== v20 ==
## maxfinder
module maxfinder(clk, rst, start, x1, x2, x3, x4, eps, done, result);
input clk, start, rst;
input [4:0] x1, x2, x3, x4, eps;
output done;
output [4:0] result;
wire wen, wenep, sel, zer;
DataPath datapath(clk, rst, x1, x2, x3, x4, eps, wen, wenep, sel, zer, result);
controller con(clk, rst, start, zer, wen, wenep, sel, done);
endmodule
For scale: ~1,500 cells after synthesis, about 120 flip-flops, roughly 13,000 µm² of cells after synthesis.
Settings: LEC_CHECK=0, ABC_AREA=1, CAP_MARGIN=40, CORE_ASPECT_RATIO=1.37, CORE_MARGIN=2, CORE_UTILIZATION=72, CTS_CLUSTER_DIAMETER=221, CTS_CLUSTER_SIZE=92, SETUP_SLACK_MARGIN=0.72, SLEW_MARGIN=20, TNS_END_PERCENT=5; clock period 3.73 ns.
run.sh (not shown) runs the stock make flow with config.mk's settings and CLKGATE_MAP_FILE=.
In the summary table, v20 is marked failed, with error GRT-0232 raised in global routing (5_1_grt).
diff inputs: v20 => v44
Settings: PLACE_DENSITY_LB_ADDON now 0.27, previously not set; CAP_MARGIN now 20, was 40; SETUP_SLACK_MARGIN no longer set, was 0.72; CORE_ASPECT_RATIO no longer set, was 1.37; CTS_CLUSTER_SIZE now 74, was 92; TNS_END_PERCENT no longer set, was 5; CTS_CLUSTER_DIAMETER no longer set, was 221; the clock period (ns, I/O delays scaled along) now 5.13, was 3.73.
Final checks on v44, whose flow otherwise completed, came back failing, citing setup timing.
Starting density of the core: v20 and v44 compared, higher one is v20
Synthesized cell count delta (v44 -> v20): insignificant
In v44, the number of placement rows came out 8 below the value in v20.
From v20 to v44 the numbers moved as follows: horizontal die dimension rose 19 µm; placed instance area fell 6.2%; area of the die about even.
Measured against each other, v20 and v44 differ in post-placement setup slack, the higher figure coming from v44.
Core area, v20 and v44, lower one = v20.
Summary — post-placement cell count, v44 relative to v20: lower, by 115.
From v44 to v20, I/O pin total did not move at all.
Re number of buffers inserted by hold repair at cts: no difference whatsoever between v20 and v44.
diff inputs: v44 => v6
Settings: SETUP_SLACK_MARGIN newly set to 1.32; CTS_CLUSTER_DIAMETER newly set to 27; the clock period (ns, I/O delays scaled along) changed from 5.13 to 5.01.
[summary]
The log for v6 ends in global routing (5_1_grt) with error GRT-0232, so the run never completed.
The worst setup slack after placement reported for v6 is greater than that of v44 by 150 ps.
When v6 is set beside v44, its HPWL reported at the end of detailed placement turns out to be 0.71% larger.
Final weighted congestion in routability-driven placement (v6 over v44): decrease, 1.6%
Here is what was changed in the inputs of v53 compared with v6.
Settings: removing SETUP_SLACK_MARGIN (formerly 1.32); changing CTS_CLUSTER_DIAMETER from 27 to 236; removing PLACE_DENSITY_LB_ADDON (formerly 0.27); setting PLACE_DENSITY to 0.35 for the first time.
--- outcome ---
- Final checks on v53, whose flow otherwise completed, came back failing, citing setup timing.
- Summary: with v6 as the reference, detailed placement HPWL in v53 moved down by a few percent.
- v6 → v53: area fraction in mux cells neither gained nor lost much; number of gates resized after cts went down about 40%.
- The cell area after placement on v6 is in line with that on v53.

---

## run 3
maxfinder again, from the RTL that the note above started with.
Settings: LEC_CHECK=0, ABC_AREA=1, CAP_MARGIN=20, CORE_MARGIN=2, CORE_UTILIZATION=72, CTS_CLUSTER_SIZE=13, PLACE_DENSITY_LB_ADDON=0.26, SLEW_MARGIN=20; clock period 4.51 ns.
Run 3: GRT-0232 in 5_1_grt -> run aborted
The following lists how run 1 was set up differently from run 3:
- CORE_UTILIZATION now 65, was 72
- PLACE_DENSITY_LB_ADDON no longer set, was 0.26
- CTS_CLUSTER_SIZE no longer set, was 13
- ABC_AREA no longer set, was 1
- the clock period (ns, I/O delays scaled along) now 5.01, was 4.51
### Flow results
Run 1 vs run 3: proportion of synthesized area in mux cells up in run 1
Between run 1 and run 3, it is run 1 whose row count is higher, by 4.2%.
Run 3 → run 1: number of gates resized after CTS dropped about 50%, final HPWL from detailed placement dropped 12%, global placer's final weighted congestion dropped 0.0035, effective utilization at floorplan dropped 6.6 points, placed cell count dropped 161.
Of run 1 and run 3, not a single run came through the flow clean.
Complete run, failing final checks: run 1, reason negative setup slack.
Number of buffers inserted during clock tree synthesis came out exactly the same in run 1 and run 3.
Relative to run 3, synthesized area has decreased by about 0.33% in run 1.

---

Starting RTL as in the previous note.
Settings: LEC_CHECK=0, CAP_MARGIN=20, CORE_ASPECT_RATIO=1.18, CORE_MARGIN=2, CORE_UTILIZATION=72, CTS_CLUSTER_DIAMETER=396, CTS_CLUSTER_SIZE=25, HOLD_SLACK_MARGIN=0.3, PLACE_DENSITY_LB_ADDON=0.0, SETUP_SLACK_MARGIN=1.21, SLEW_MARGIN=20, TNS_END_PERCENT=10; clock period 6.16 ns.
Rerun with:
==> flow/config.mk (replaced) <==
export PLATFORM = sky130hd
export DESIGN_NAME = maxfinder
export DESIGN_NICKNAME = maxfinder
export VERILOG_FILES = /design/flow/design.v
export SDC_FILE = /design/flow/constraint.sdc
export NUM_CORES = 4
export LEC_CHECK = 0
export ABC_AREA = 1
export CAP_MARGIN = 20
export CORE_MARGIN = 2
export CORE_UTILIZATION = 72
export PLACE_DENSITY_LB_ADDON = 0.19
export SLEW_MARGIN = 20
==> flow/constraint.sdc (replaced) <==
create_clock -name core_clock -period 6.06 [get_ports {clk}]
set_input_delay 1.2120 -clock core_clock [delete_from_list [all_inputs] [get_ports {clk}]]
set_output_delay 1.2120 -clock core_clock [all_outputs]
set_load 0.01 [all_outputs]
Result: The new run went through all stages and came out clean; count of clock-buffer cells in the layout stays the same; wire length went down by a few percent; sequential cell count is unchanged; critical path depth stays the same; core utilization falls by 3.4 points; worst setup slack is worse by 0.024 ns; clock skew falls by 0.0034 ns; sequential power grows by a few percent; power is higher by about a fifth.
Rerun with:
--- a/flow/config.mk
+++ b/flow/config.mk
@@ -8 +7,0 @@
-export ABC_AREA = 1
@@ -11,2 +10 @@
-export CORE_UTILIZATION = 72
-export PLACE_DENSITY_LB_ADDON = 0.19
+export CORE_UTILIZATION = 40
==> flow/constraint.sdc (replaced) <==
create_clock -name core_clock -period 9.0 [get_ports {clk}]
set_input_delay 1.8000 -clock core_clock [delete_from_list [all_inputs] [get_ports {clk}]]
set_output_delay 1.8000 -clock core_clock [all_outputs]
set_load 0.01 [all_outputs]
- final cell count grows by about 0.4%
- non-clock buffer count shrinks by 1
- global-route usage shrinks by 15 points
- synthesized cell count shrinks by about 10%
- worst setup slack improves by 2.3 ns

---

TR:
maxfinder again, from the RTL that the note above started with.
==> flow/config.mk <==
export PLATFORM = sky130hd
export DESIGN_NAME = maxfinder
export DESIGN_NICKNAME = maxfinder
export VERILOG_FILES = /design/flow/design.v
export SDC_FILE = /design/flow/constraint.sdc
export NUM_CORES = 4
export LEC_CHECK = 0
export ABC_AREA = 1
export CAP_MARGIN = 15
export CELL_PAD_IN_SITES_GLOBAL_PLACEMENT = 0
export CORE_ASPECT_RATIO = 1.75
export CORE_MARGIN = 2
export CORE_UTILIZATION = 71
export CTS_CLUSTER_DIAMETER = 48
export CTS_CLUSTER_SIZE = 14
export GPL_ROUTABILITY_DRIVEN = 1
export MAX_ROUTING_LAYER = met5
export MIN_ROUTING_LAYER = met1
export PLACE_DENSITY_LB_ADDON = 0.19
export SETUP_SLACK_MARGIN = 1.27
export SLEW_MARGIN = 20
export TNS_END_PERCENT = 10
==> flow/constraint.sdc <==
create_clock -name core_clock -period 5.07 [get_ports {clk}]
set_input_delay 1.0140 -clock core_clock [delete_from_list [all_inputs] [get_ports {clk}]]
set_output_delay 1.0140 -clock core_clock [all_outputs]
set_load 0.01 [all_outputs]
Completing all stages was not enough for TR: its layout failed the final checks because of setup timing.
### TR -> JK
# TR
export LEC_CHECK = 0
export ABC_AREA = 1
export CAP_MARGIN = 15
export CELL_PAD_IN_SITES_GLOBAL_PLACEMENT = 0
export CORE_ASPECT_RATIO = 1.75
export CORE_MARGIN = 2
export CORE_UTILIZATION = 71
export CTS_CLUSTER_DIAMETER = 48
export CTS_CLUSTER_SIZE = 14
export GPL_ROUTABILITY_DRIVEN = 1
export MAX_ROUTING_LAYER = met5
export MIN_ROUTING_LAYER = met1
export PLACE_DENSITY_LB_ADDON = 0.19
export SETUP_SLACK_MARGIN = 1.27
export SLEW_MARGIN = 20
export TNS_END_PERCENT = 10
create_clock -name core_clock -period 5.07 [get_ports {clk}]
# JK
export LEC_CHECK = 0
export CAP_MARGIN = 20
export CORE_MARGIN = 2
export CORE_UTILIZATION = 40
export SLEW_MARGIN = 20
create_clock -name core_clock -period 6.57 [get_ports {clk}]
Findings:
The final layout from JK, which completed every stage, passed the timing, DRC and antenna checks at the end of the flow.
Per the comparison of JK with TR, die outline width now larger, routed wire length now smaller, combined buffer and inverter count along the critical path now larger, switching share of power now smaller, area added between synthesis and finish now smaller.
Diff TR -> JK | core footprint | up by more than half
JK against TR: global-route wire length before repair fell by about 12%; number of clock-tree buffers in the layout rose by 1.

---

onyx:
maxfinder again, from the RTL that the note above started with.
==> flow/config.mk <==
export PLATFORM = sky130hd
export DESIGN_NAME = maxfinder
export DESIGN_NICKNAME = maxfinder
export VERILOG_FILES = /design/flow/design.v
export SDC_FILE = /design/flow/constraint.sdc
export NUM_CORES = 4
export LEC_CHECK = 0
export ABC_AREA = 1
export CAP_MARGIN = 40
export CORE_ASPECT_RATIO = 1.37
export CORE_MARGIN = 2
export CORE_UTILIZATION = 72
export CTS_CLUSTER_DIAMETER = 221
export CTS_CLUSTER_SIZE = 92
export PLACE_DENSITY_LB_ADDON = 0.14
export SETUP_SLACK_MARGIN = 1.09
export SLEW_MARGIN = 20
export TNS_END_PERCENT = 5
==> flow/constraint.sdc <==
create_clock -name core_clock -period 3.73 [get_ports {clk}]
set_input_delay 0.7460 -clock core_clock [delete_from_list [all_inputs] [get_ports {clk}]]
set_output_delay 0.7460 -clock core_clock [all_outputs]
set_load 0.01 [all_outputs]
The log for onyx ends in global routing (5_1_grt) with error GRT-0116, so the run never completed.
For pepper, these inputs were changed with respect to onyx:
# onyx
export LEC_CHECK = 0
export ABC_AREA = 1
export CAP_MARGIN = 40
export CORE_ASPECT_RATIO = 1.37
export CORE_MARGIN = 2
export CORE_UTILIZATION = 72
export CTS_CLUSTER_DIAMETER = 221
export CTS_CLUSTER_SIZE = 92
export PLACE_DENSITY_LB_ADDON = 0.14
export SETUP_SLACK_MARGIN = 1.09
export SLEW_MARGIN = 20
export TNS_END_PERCENT = 5
create_clock -name core_clock -period 3.73 [get_ports {clk}]
# pepper
export LEC_CHECK = 0
export ABC_AREA = 1
export CAP_MARGIN = 20
export CORE_ASPECT_RATIO = 0.5
export CORE_MARGIN = 2
export CORE_UTILIZATION = 72
export CTS_CLUSTER_DIAMETER = 221
export CTS_CLUSTER_SIZE = 98
export SETUP_SLACK_MARGIN = 0.68
export SLEW_MARGIN = 20
create_clock -name core_clock -period 3.73 [get_ports {clk}]
## What came out
Number of storage elements in the synthesis netlist: onyx vs pepper — no meaningful difference. As the logs show, pepper stopped at clock tree synthesis (4_1_cts) after a tool error, so it never reached the end of the flow. Per the comparison of pepper with onyx, final estimated routing congestion in global placement +0.079; starting density of the core -0.57 points; placement row count -39%.
diff inputs: pepper => xenon
# pepper
export LEC_CHECK = 0
export ABC_AREA = 1
export CAP_MARGIN = 20
export CORE_ASPECT_RATIO = 0.5
export CORE_MARGIN = 2
export CORE_UTILIZATION = 72
export CTS_CLUSTER_DIAMETER = 221
export CTS_CLUSTER_SIZE = 98
export SETUP_SLACK_MARGIN = 0.68
export SLEW_MARGIN = 20
create_clock -name core_clock -period 3.73 [get_ports {clk}]
# xenon
export LEC_CHECK = 0
export ABC_AREA = 1
export CAP_MARGIN = 40
export CORE_ASPECT_RATIO = 1.37
export CORE_MARGIN = 2
export CORE_UTILIZATION = 72
export CTS_CLUSTER_DIAMETER = 221
export CTS_CLUSTER_SIZE = 92
export PLACE_DENSITY = 0.35
export SETUP_SLACK_MARGIN = 0.72
export SLEW_MARGIN = 20
export TNS_END_PERCENT = 5
create_clock -name core_clock -period 3.73 [get_ports {clk}]
## What came out
Status for xenon and pepper: no clean run
xenon vs pepper: placed standard-cell area down
xenon has starting density of the core above what pepper had.
Diff pepper..xenon | xor-xnor portion of the synthesized cell area | unchanged
xenon: number of placed instances, taps included is 16 lower than what pepper reported.
The height of the die of xenon exceeds that of pepper by about 60%.
I/O pin count: xenon vs pepper identical
Placeable core region delta for xenon relative to pepper: 130 µm² lower
Cell count in the Yosys report came out exactly the same in xenon and pepper.
Any difference in total die size between xenon and pepper is small enough to ignore.
Input changes introduced in tundra (baseline for comparison: xenon):
# xenon
export LEC_CHECK = 0
export ABC_AREA = 1
export CAP_MARGIN = 40
export CORE_ASPECT_RATIO = 1.37
export CORE_MARGIN = 2
export CORE_UTILIZATION = 72
export CTS_CLUSTER_DIAMETER = 221
export CTS_CLUSTER_SIZE = 92
export PLACE_DENSITY = 0.35
export SETUP_SLACK_MARGIN = 0.72
export SLEW_MARGIN = 20
export TNS_END_PERCENT = 5
create_clock -name core_clock -period 3.73 [get_ports {clk}]
# tundra
export LEC_CHECK = 0
export CAP_MARGIN = 20
export CORE_MARGIN = 2
export CORE_UTILIZATION = 72
export SLEW_MARGIN = 20
create_clock -name core_clock -period 4.99 [get_ports {clk}]
[summary]
Complete run, failing final checks: tundra, reason negative setup slack.
Delta (tundra minus xenon): total instance count after detailed placement moved down; worst setup timing slack at the placement stage moved up.
Diff xenon -> tundra: xor-xnor portion of the synthesized cell area went up 0.44 points; mean post-synth cell area moved up; number of buffers inserted by port buffering essentially unchanged; number of standard cells reported by yosys has decreased; synthesized cell count decreased by 10% relative to the old numbers.
Chip area in the Yosys report of tundra falls short of that of xenon slightly.
Total cell area at the placement stage ended up 470 µm² lower on tundra than on xenon.
Power is estimated from default activity; no workload was simulated.
